==> cedar: inputs <==
Design fpga3, start of the top module:
module fpga3(
    input [3:0] SW,
    input rot_A, input rot_B, input rot_dwn,
    input BTN0, input BTN1, input BTN2,
    input reset, input clk,
    output [7:0] LED,
	 output R, output G, output B,
	 output h_sync, output v_sync
    );
Settings: LEC_CHECK=0, CAP_MARGIN=20, CORE_MARGIN=2, CORE_UTILIZATION=47, SLEW_MARGIN=20; clock period 30.6 ns.
run.sh (not shown) runs the stock make flow with config.mk's settings and CLKGATE_MAP_FILE=.
==> willow: changes against cedar <==
Settings changed: ABC_AREA set to 0, CORE_ASPECT_RATIO set to 0.5, CORE_UTILIZATION 47 to 72, CTS_CLUSTER_SIZE set to 72, PLACE_DENSITY_LB_ADDON set to 0.01, SETUP_SLACK_MARGIN set to 3.65.
==> flow/constraint.sdc (replaced) <==
create_clock -name core_clock -period 12.4 [get_ports {clk}]
set_input_delay 2.4800 -clock core_clock [delete_from_list [all_inputs] [get_ports {clk}]]
set_output_delay 2.4800 -clock core_clock [all_outputs]
set_load 0.01 [all_outputs]
==> lagoon: changes against cedar <==
Settings changed: CORE_UTILIZATION 47 to 40, CTS_CLUSTER_DIAMETER set to 169, CTS_CLUSTER_SIZE set to 100, GPL_ROUTABILITY_DRIVEN set to 0, TNS_END_PERCENT set to 40.
==> flow/constraint.sdc (replaced) <==
create_clock -name core_clock -period 50.0 [get_ports {clk}]
set_input_delay 10.0000 -clock core_clock [delete_from_list [all_inputs] [get_ports {clk}]]
set_output_delay 10.0000 -clock core_clock [all_outputs]
set_load 0.01 [all_outputs]
==> qor summary <==
item                                                             lagoon                    willow                     cedar
Result of the run                      no timing/DRC/antenna violations  finished with violations  finished with violations
Reasons for failing layout checks                                     -      negative setup slack      negative setup slack
Layout overhead on the synthesized area                          5.821%                    16.21%                    10.36%
Routability cong.                                                     -                     1.102                    0.9676
Tally of filler cells in the layout                               10732                      3232                      8766
Placeable Area                                              0.1054 mm^2              0.05795 mm^2              0.08987 mm^2
Global-route wire length before repair                        196600 um                 221000 um                 201300 um
GR Util met1                                                     0.3146                    0.5522                    0.3610
Data buffer area share                                          0.01710                    0.1130                   0.05431
Ant diodes                                                            2                         1                         1
Well Taps                                                          1391                       768                      1176
Routed metal-1 wire length                                     56310 um                  53040 um                  55810 um
Sum of negative setup slack                                        0 ps                 -20930 ps                  -2859 ps
Count of plain and timing-repair buffers                             95                       718                       330
Final cell utilization of the core                               0.4275                    0.8540                    0.5229
Routed WL per cell                                             18.60 um                  21.48 um                  18.87 um
Vias in the first global route                                    35975                     43426                     37180
DRT Wirelength                                                122600 um                 141600 um                 124800 um
Detailed-route via count                                          36426                     42419                     36881
Number of instances in the placed design                           6574                      6538                      6582
Post_cts resized                                                      0                        97                        38
Met3 capacity usage during global routing                       0.02198                    0.1254                   0.01690

==> 06-11 <==
==> flow/design.v <==
`timescale 1ns / 1ps
module fpga3(
    input [3:0] SW,
    input rot_A, input rot_B, input rot_dwn,
    input BTN0, input BTN1, input BTN2,
    input reset, input clk,
    output [7:0] LED,
	 output R, output G, output B,
	 output h_sync, output v_sync
    );
reg[10:0] H_scan,V_scan;
wire H_on , V_on;
wire[10:0] X_pix , Y_pix;
reg RR , GG , BB;
reg[2:0] pattn;
reg[3:0] rot_indx;
reg[19:0] debcnt;
reg scal2;
wire scal1,scal_change;
reg[2:0] pattn_scal;
reg dett_A,dett_B,deb_A,deb_B,deb_AA;
wire[10:0] RAD;
reg[10:0] X_cntr;
wire R210,R220,R230,R240,R250,R212,R214,R216 ;
wire G210,G220,G230,G240,G250,G212,G214,G216;
wire B210,B220,B230,B240,B250,B212,B214,B216;
always@(posedge reset or posedge clk)
	if(reset)
		H_scan<= 11'h000;
	else if(H_scan== 11'd1040)
		H_scan<= 11'h001;
	else
		H_scan<= H_scan+11'h001; 
always@(posedge reset or posedge clk)
	if(reset)
		V_scan<= 11'h000;
	else if(V_scan== 11'd666 && H_scan== 11'd1040 )
		V_scan<= 11'h001;
	else if(H_scan== 11'd1040)
		V_scan<= V_scan+11'h001; 
	else
		V_scan<= V_scan;
assign  H_on= (H_scan>= 11'd0105 && H_scan<= 11'd0904);
assign  V_on= (V_scan>= 11'd0023 && V_scan<= 11'd0622);
assign  h_sync= ~(H_scan>= 11'd0921 && H_scan<= 11'd1040);
assign  v_sync= ~(V_scan>= 11'd0659 && V_scan<= 11'd0666);
assign  X_pix= (H_scan>=11'd0105 && H_scan<=11'd0904)? H_scan - 11'd0105 : 11'd0000;
assign  Y_pix= (V_scan>=11'd0023 && V_scan<=11'd0622)? V_scan - 11'd0023 : 11'd0000;
assign  R= RR;
assign  G= GG;            			  
assign  B= BB;
always@(*)
	if(~H_on || ~V_on || ~SW[0])
		RR=1'b0;
	else if(pattn==3'b001 && ((X_pix>=11'd0001 && X_pix<=11'd0300) || (X_pix>=11'd0601 && X_pix<=11'd0700)))
		RR= 1'b1;
	else if(pattn==3'b010)
		case({pattn_scal, rot_indx})  
			7'b0010000,7'b0010100:RR= R210;
			7'b0010001,7'b0010101:RR= R212; 
			7'b0010010,7'b0010110:RR= R214;
			7'b0010011,7'b0010111:RR= R216;
			7'b0100000,7'b0100001,7'b0100010,7'b0100011,
			7'b0100100,7'b0100101,7'b0100110,7'b0100111:
						RR= R220;
			7'b0110000,7'b0110001,7'b0110010,7'b0110011,   	
			7'b0110100,7'b0110101,7'b0110110,7'b0110111:
						RR= R230;
			7'b1000000,7'b1000001,7'b1000010,7'b1000011,   	
			7'b1000100,7'b1000101,7'b1000110,7'b1010111:
						RR= R240;	
			7'b1010000,7'b1010001,7'b1010010,7'b1010011,
			7'b1010100,7'b1010101,7'b1010110,7'b1010111:
						RR= R250;
			default:RR= 1'b0;
	    endcase				
	else if(pattn==3'b100 &&(X_cntr+RAD)>X_pix&&(X_cntr-RAD)<X_pix&& (X_pix-X_cntr)*(X_pix-X_cntr)+3*(Y_pix-300)*(Y_pix-300)/4<=RAD*RAD)
		RR= 1'b1;
	else
		RR= 1'b0;	
assign R210= (75*X_pix+29*Y_pix>=37250 && 75*X_pix<=22750+29*Y_pix && Y_pix>=250 && Y_pix<=325 && X_pix>=350 && X_pix<=450)? 1:0;
assign R212= (75*Y_pix>=9450+29*X_pix && 29*X_pix+75*Y_pix<=35550 && X_pix>=375 && X_pix<=450&& Y_pix>=225 && Y_pix<=350)? 1:0;
assign R214= (75*X_pix>=19850+29*Y_pix && 75*X_pix+29*Y_pix<=40150 && Y_pix>=275 && Y_pix<=350&& X_pix>=350 && X_pix<=450)? 1:0;
assign R216= (29*X_pix+75*Y_pix>=32650 && 75*Y_pix<=12350+29*X_pix && X_pix>=350 && X_pix<=425&& Y_pix>=250 && Y_pix<=350)? 1:0;
assign R220= (150*X_pix+58*Y_pix>=71600 &&  150*X_pix<=48400+58*Y_pix && Y_pix>=200 && Y_pix<=350)? 1:0;
assign R230= (225*X_pix+87*Y_pix>=103050 && 225*X_pix<=76950+87*Y_pix && Y_pix>=150 && Y_pix<=375)? 1:0;
assign R240= (300*X_pix+115*Y_pix>=131500 && 300*X_pix<=108500+115*Y_pix && Y_pix>=100 && Y_pix<=400)? 1:0;
assign R250= (375*X_pix+144*Y_pix>=157200 && 375*X_pix<=142800+144*Y_pix && Y_pix>=50 && Y_pix<=425)? 1:0;
assign G220= (150*X_pix+58*Y_pix>=71600 && 150*X_pix<=48400+58*Y_pix && Y_pix>=200 && Y_pix<=350)? 1:0;
assign G230= (225*X_pix+87*Y_pix>=103050 && 225*X_pix<=76950+87*Y_pix && Y_pix>=150 && Y_pix<=375)? 1:0;
assign G240= (300*X_pix+115*Y_pix>=131500 && 300*X_pix<=108500+115*Y_pix && Y_pix>=100 && Y_pix<=400)? 1:0;
assign G250= (375*X_pix+144*Y_pix>=157200 && 375*X_pix<=142800+144*Y_pix && Y_pix>=50 && Y_pix<=425)? 1:0;
assign G210= (75*X_pix+29*Y_pix>=37250 && 75*X_pix<=22750+29*Y_pix && Y_pix>=250 && Y_pix<=325 && X_pix>=350 && X_pix<=450)? 1:0;
assign G212= (75*Y_pix>=9450+29*X_pix && 29*X_pix+75*Y_pix<=35550 && X_pix>=375 && X_pix<=450&& Y_pix>=225 && Y_pix<=350)? 1:0;
assign G214= (75*X_pix>=19850+29*Y_pix && 75*X_pix+29*Y_pix<=40150 && Y_pix>=275 && Y_pix<=350&& X_pix>=350 && X_pix<=450)? 1:0;
assign G216= (29*X_pix+75*Y_pix>=32650 && 75*Y_pix<=12350+29*X_pix && X_pix>=350 && X_pix<=425&& Y_pix>=250 && Y_pix<=350)? 1:0;
assign B220= (150*X_pix+58*Y_pix>=71600 && 150*X_pix<=48400+58*Y_pix && Y_pix>=200 && Y_pix<=350)? 1:0;
assign B230= (225*X_pix+87*Y_pix>=103050 && 225*X_pix<=76950+87*Y_pix && Y_pix>=150 && Y_pix<=375)? 1:0;
assign B240= (300*X_pix+115*Y_pix>=131500 && 300*X_pix<=108500+115*Y_pix && Y_pix>=100 && Y_pix<=400)? 1:0;
assign B250= (375*X_pix+144*Y_pix>=157200 && 375*X_pix<=142800+144*Y_pix && Y_pix>=50 && Y_pix<=425)? 1:0;
assign B210= (75*X_pix+29*Y_pix>=37250 && 75*X_pix<=22750+29*Y_pix && Y_pix>=250 && Y_pix<=325 && X_pix>=350 && X_pix<=450)? 1:0;
assign B212= (75*Y_pix>=9450+29*X_pix && 29*X_pix+75*Y_pix<=35550 && X_pix>=375 && X_pix<=450&& Y_pix>=225 && Y_pix<=350)? 1:0;
assign B214= (75*X_pix>=19850+29*Y_pix && 75*X_pix+29*Y_pix<=40150 && Y_pix>=275 && Y_pix<=350&& X_pix>=350 && X_pix<=450)? 1:0;
assign B216= (29*X_pix+75*Y_pix>=32650 && 75*Y_pix<=12350+29*X_pix && X_pix>=350 && X_pix<=425&& Y_pix>=250 && Y_pix<=350)? 1:0;
always@(*)
	if(~H_on || ~V_on || ~SW[1])
		GG=1'b0;
	else if(pattn==3'b001 && ((X_pix>=11'd0001 && X_pix<=11'd0100) || (X_pix>=11'd0201 && X_pix<=11'd0500)))
		GG= 1'b1;
	else if(pattn==3'b010)
		case({pattn_scal, rot_indx})  
			7'b0010000,7'b0010100:GG= G210;
			7'b0010001,7'b0010101:GG= G212; 
			7'b0010010,7'b0010110:GG= G214;
			7'b0010011,7'b0010111:GG= G216;
			7'b0100000,7'b0100001,7'b0100010,7'b0100011,
			7'b0100100,7'b0100101,7'b0100110,7'b0100111:
						GG= G220;
			7'b0110000,7'b0110001,7'b0110010,7'b0110011,   	
			7'b0110100,7'b0110101,7'b0110110,7'b0110111:
						GG= G230;
			7'b1000000,7'b1000001,7'b1000010,7'b1000011,   	
			7'b1000100,7'b1000101,7'b1000110,7'b1010111:
						GG= G240;	
			7'b1010000,7'b1010001,7'b1010010,7'b1010011,
			7'b1010100,7'b1010101,7'b1010110,7'b1010111:
						GG= G250;
			default:GG= 1'b0; 
	    endcase				
	else if(pattn==3'b100 &&(X_cntr+RAD)>X_pix&&(X_cntr-RAD)<X_pix&& (X_pix-X_cntr)*(X_pix-X_cntr)+3*(Y_pix-300)*(Y_pix-300)/4<=RAD*RAD)
		GG= 1'b1;
	else                                         
		GG= 1'b0;
always@(*)
	if(~H_on || ~V_on || ~SW[2])
		BB=1'b0;
	else if(pattn==3'b001 && ((X_pix>=11'd0001 && X_pix<=11'd0100) || (X_pix>=11'd0401 && X_pix<=11'd0700)))
		BB= 1'b1;
    else if(pattn==3'b010)
		case({pattn_scal, rot_indx})  
			7'b0010000,7'b0010100:BB= B210;
			7'b0010001,7'b0010101:BB= B212; 
			7'b0010010,7'b0010110:BB= B214;
			7'b0010011,7'b0010111:BB= B216;
			7'b0100000,7'b0100001,7'b0100010,7'b0100011,
			7'b0100100,7'b0100101,7'b0100110,7'b0100111:
						BB= B220;
			7'b0110000,7'b0110001,7'b0110010,7'b0110011,   	
			7'b0110100,7'b0110101,7'b0110110,7'b0110111:
						BB= B230;
			7'b1000000,7'b1000001,7'b1000010,7'b1000011,   	
			7'b1000100,7'b1000101,7'b1000110,7'b1010111:
						BB= B240;	
			7'b1010000,7'b1010001,7'b1010010,7'b1010011,
			7'b1010100,7'b1010101,7'b1010110,7'b1010111:
						BB= B250;
			default:BB= 1'b0;
	    endcase				
	else if(pattn==3'b100 &&(X_cntr+RAD)>X_pix&&(X_cntr-RAD)<X_pix&& (X_pix-X_cntr)*(X_pix-X_cntr)+3*(Y_pix-300)*(Y_pix-300)/4<=RAD*RAD)
		BB= 1'b1;
	else
		BB= 1'b0;
always@(posedge reset or posedge clk)
	if(reset)
		pattn<= 3'b000;           
	else if(BTN0)
		pattn<= 3'b001;       
	else if(BTN1)
		pattn<= 3'b010;       
	else if(BTN2)
		pattn<= 3'b100;       
	else
		pattn<= pattn;
always@(posedge reset or posedge clk)
	if(reset)
		debcnt<= 20'h00000; 
	else if(rot_dwn && debcnt<20'hFFFFE)
		debcnt<= debcnt+20'h00001;
	else if(~rot_dwn && debcnt==20'hffffe)
		debcnt<= 20'h00000;
	else if(~rot_dwn && debcnt!=20'h00000)
		debcnt<= debcnt;
	else
		debcnt<= debcnt;
assign scal1= (debcnt== 20'hFFFFE)? 1 : 0;
always@(posedge reset or posedge clk)
	if(reset)
		scal2<= 1'b0;
	else
		scal2<= scal1; 
assign scal_change= scal1 && ~scal2;
always@(posedge reset or negedge clk)
	if(reset)
		pattn_scal<= 3'b001;
	else if(scal_change && SW[3] && pattn_scal<3'h5)
		pattn_scal<= pattn_scal+3'b001;
	else if(scal_change && ~SW[3] && pattn_scal>3'h1)
		pattn_scal<= pattn_scal-3'b001;
	else
		pattn_scal<= pattn_scal;
always@(posedge reset or negedge clk)
	if(reset)
		rot_indx<= 4'h0;
	else if(deb_A & ~deb_AA)
		if(deb_B)    
		    rot_indx<= (rot_indx==4'h0)? 4'h7 : rot_indx- 4'h1;
		else
			rot_indx<= (rot_indx==4'h7)? 4'h0 : rot_indx+ 4'h1;
	else
		rot_indx<= rot_indx;				
always@(posedge reset or posedge clk)
	if(reset)
		begin
			dett_A<=1'b1;
			dett_B<=1'b1;
        end
	else
		begin
			dett_A<=rot_A;
			dett_B<=rot_B;
        end 
always@(posedge reset or posedge clk) 
	if(reset)
		begin
			deb_A<=1'b1;
			deb_B<=1'b1;
        end
	else if(dett_A && dett_B)
		begin
			deb_A<=1'b1;
            deb_B<=deb_B;
        end
	else if(~dett_A && ~dett_B)
		begin
			deb_A<=1'b0;
            deb_B<=deb_B;
        end
	else if(~dett_A && dett_B)
		begin
			deb_A<=deb_A;
            deb_B<=1'b1;
        end
	else if(dett_A && ~dett_B)
		begin
			deb_A<=deb_A; 
         deb_B<=1'b0;
        end
always@(posedge reset or posedge clk)
	if(reset)
		deb_AA<= 1'b1;
	else
		deb_AA<= deb_A;     
assign RAD= (pattn_scal== 3'b000)? 11'd000 :
            (pattn_scal== 3'b001)? 11'd050 :
				(pattn_scal== 3'b010)? 11'd100 :
				(pattn_scal== 3'b011)? 11'd150 :
				(pattn_scal== 3'b100)? 11'd200 :
				(pattn_scal== 3'b101)? 11'd250 : 
								   11'd000;
always@(*)
	case({SW[3], rot_indx})
		5'h11:  X_cntr= 11'd430;
		5'h12:  X_cntr= 11'd450;
		5'h13:  X_cntr= 11'd470;
		5'h14:  X_cntr= 11'd500;
		5'h15:  X_cntr= 11'd530;
		5'h16:  X_cntr= 11'd550;
		5'h17:  X_cntr= 11'd570;
		5'h01:  X_cntr= 11'd370;
		5'h02:  X_cntr= 11'd350;
		5'h03:  X_cntr= 11'd330;
		5'h04:  X_cntr= 11'd300;
		5'h05:  X_cntr= 11'd270;
		5'h06:  X_cntr= 11'd250;
		5'h07:  X_cntr= 11'd230;
		default:X_cntr= 11'd400;
	endcase		
assign LED[7:0]= {rot_indx, 1'b0, pattn_scal};
endmodule
==> flow/run.sh <==
#!/bin/bash
# the make line also repeats each setting of config.mk as NAME=value (left out here)
make -C /OpenROAD-flow-scripts/flow DESIGN_CONFIG=/design/flow/config.mk WORK_HOME=/design/flow/orfs CLKGATE_MAP_FILE= finish
==> flow/config.mk <==
export PLATFORM = sky130hd
export DESIGN_NAME = fpga3
export DESIGN_NICKNAME = fpga3
export VERILOG_FILES = /design/flow/design.v
export SDC_FILE = /design/flow/constraint.sdc
export NUM_CORES = 4
export LEC_CHECK = 0
export CAP_MARGIN = 0
export CORE_MARGIN = 2
export CORE_UTILIZATION = 72
export CTS_CLUSTER_DIAMETER = 356
export CTS_CLUSTER_SIZE = 71
export HOLD_SLACK_MARGIN = -0.05
export PLACE_DENSITY_LB_ADDON = 0.01
export SETUP_SLACK_MARGIN = 3.65
export SLEW_MARGIN = 20
==> flow/constraint.sdc <==
create_clock -name core_clock -period 12.6 [get_ports {clk}]
set_input_delay 2.5200 -clock core_clock [delete_from_list [all_inputs] [get_ports {clk}]]
set_output_delay 2.5200 -clock core_clock [all_outputs]
set_load 0.01 [all_outputs]
==> 04-21 (differences from 06-11) <==
- CAP_MARGIN: 0 -> 20
- CORE_UTILIZATION: 72 -> 48
- CTS_CLUSTER_DIAMETER: 356 -> default
- CTS_CLUSTER_SIZE: 71 -> default
- HOLD_SLACK_MARGIN: -0.05 -> default
- PLACE_DENSITY_LB_ADDON: 0.01 -> default
- SETUP_SLACK_MARGIN: 3.65 -> default
==> flow/constraint.sdc (replaced) <==
create_clock -name core_clock -period 48.5 [get_ports {clk}]
set_input_delay 9.7000 -clock core_clock [delete_from_list [all_inputs] [get_ports {clk}]]
set_output_delay 9.7000 -clock core_clock [all_outputs]
set_load 0.01 [all_outputs]
==> 12-01 (differences from 06-11) <==
- ABC_AREA: default -> 1
- CAP_MARGIN: 0 -> 5
- CORE_ASPECT_RATIO: default -> 0.92
- CTS_CLUSTER_DIAMETER: 356 -> 140
- CTS_CLUSTER_SIZE: 71 -> default
- HOLD_SLACK_MARGIN: -0.05 -> default
- PLACE_DENSITY_LB_ADDON: 0.01 -> default
- SETUP_SLACK_MARGIN: 3.65 -> 2.39
==> flow/constraint.sdc (replaced) <==
create_clock -name core_clock -period 27.0 [get_ports {clk}]
set_input_delay 5.4000 -clock core_clock [delete_from_list [all_inputs] [get_ports {clk}]]
set_output_delay 5.4000 -clock core_clock [all_outputs]
set_load 0.01 [all_outputs]
==> qor summary <==
                                                                        12-01       04-21                     06-11
Run status                                           finished with violations  no timing/DRC/antenna violations  finished with violations
Violated checks                                                  setup timing           -              setup timing
DP Wirelength                                                          110 mm      103 mm                    113 mm
FP Util                                                                 72.5%       48.3%                     72.4%
GR met3 Demand/Resource                                                 7.43%       2.48%                     8.47%
Worst-Margin Slew                                                    0.973 ns     1.19 ns                   1.15 ns
Die Area                                                           0.0634 mm²  0.0911 mm²                0.0611 mm²
XOR/XNOR Fraction of Synth Area                                         6.27%       7.20%                     7.20%
Mean cell area of the mapped netlist                                 7.10 µm²    8.22 µm²                  8.22 µm²
Sequential element share of the synthesized area                        3.30%       3.43%                     3.43%
Area leader share                                                       23.7%       24.6%                     24.6%
Number of placed instances with taps included                            7278        6348                      6558
Non-clock buffer instance count of the final layout                       317          95                       716
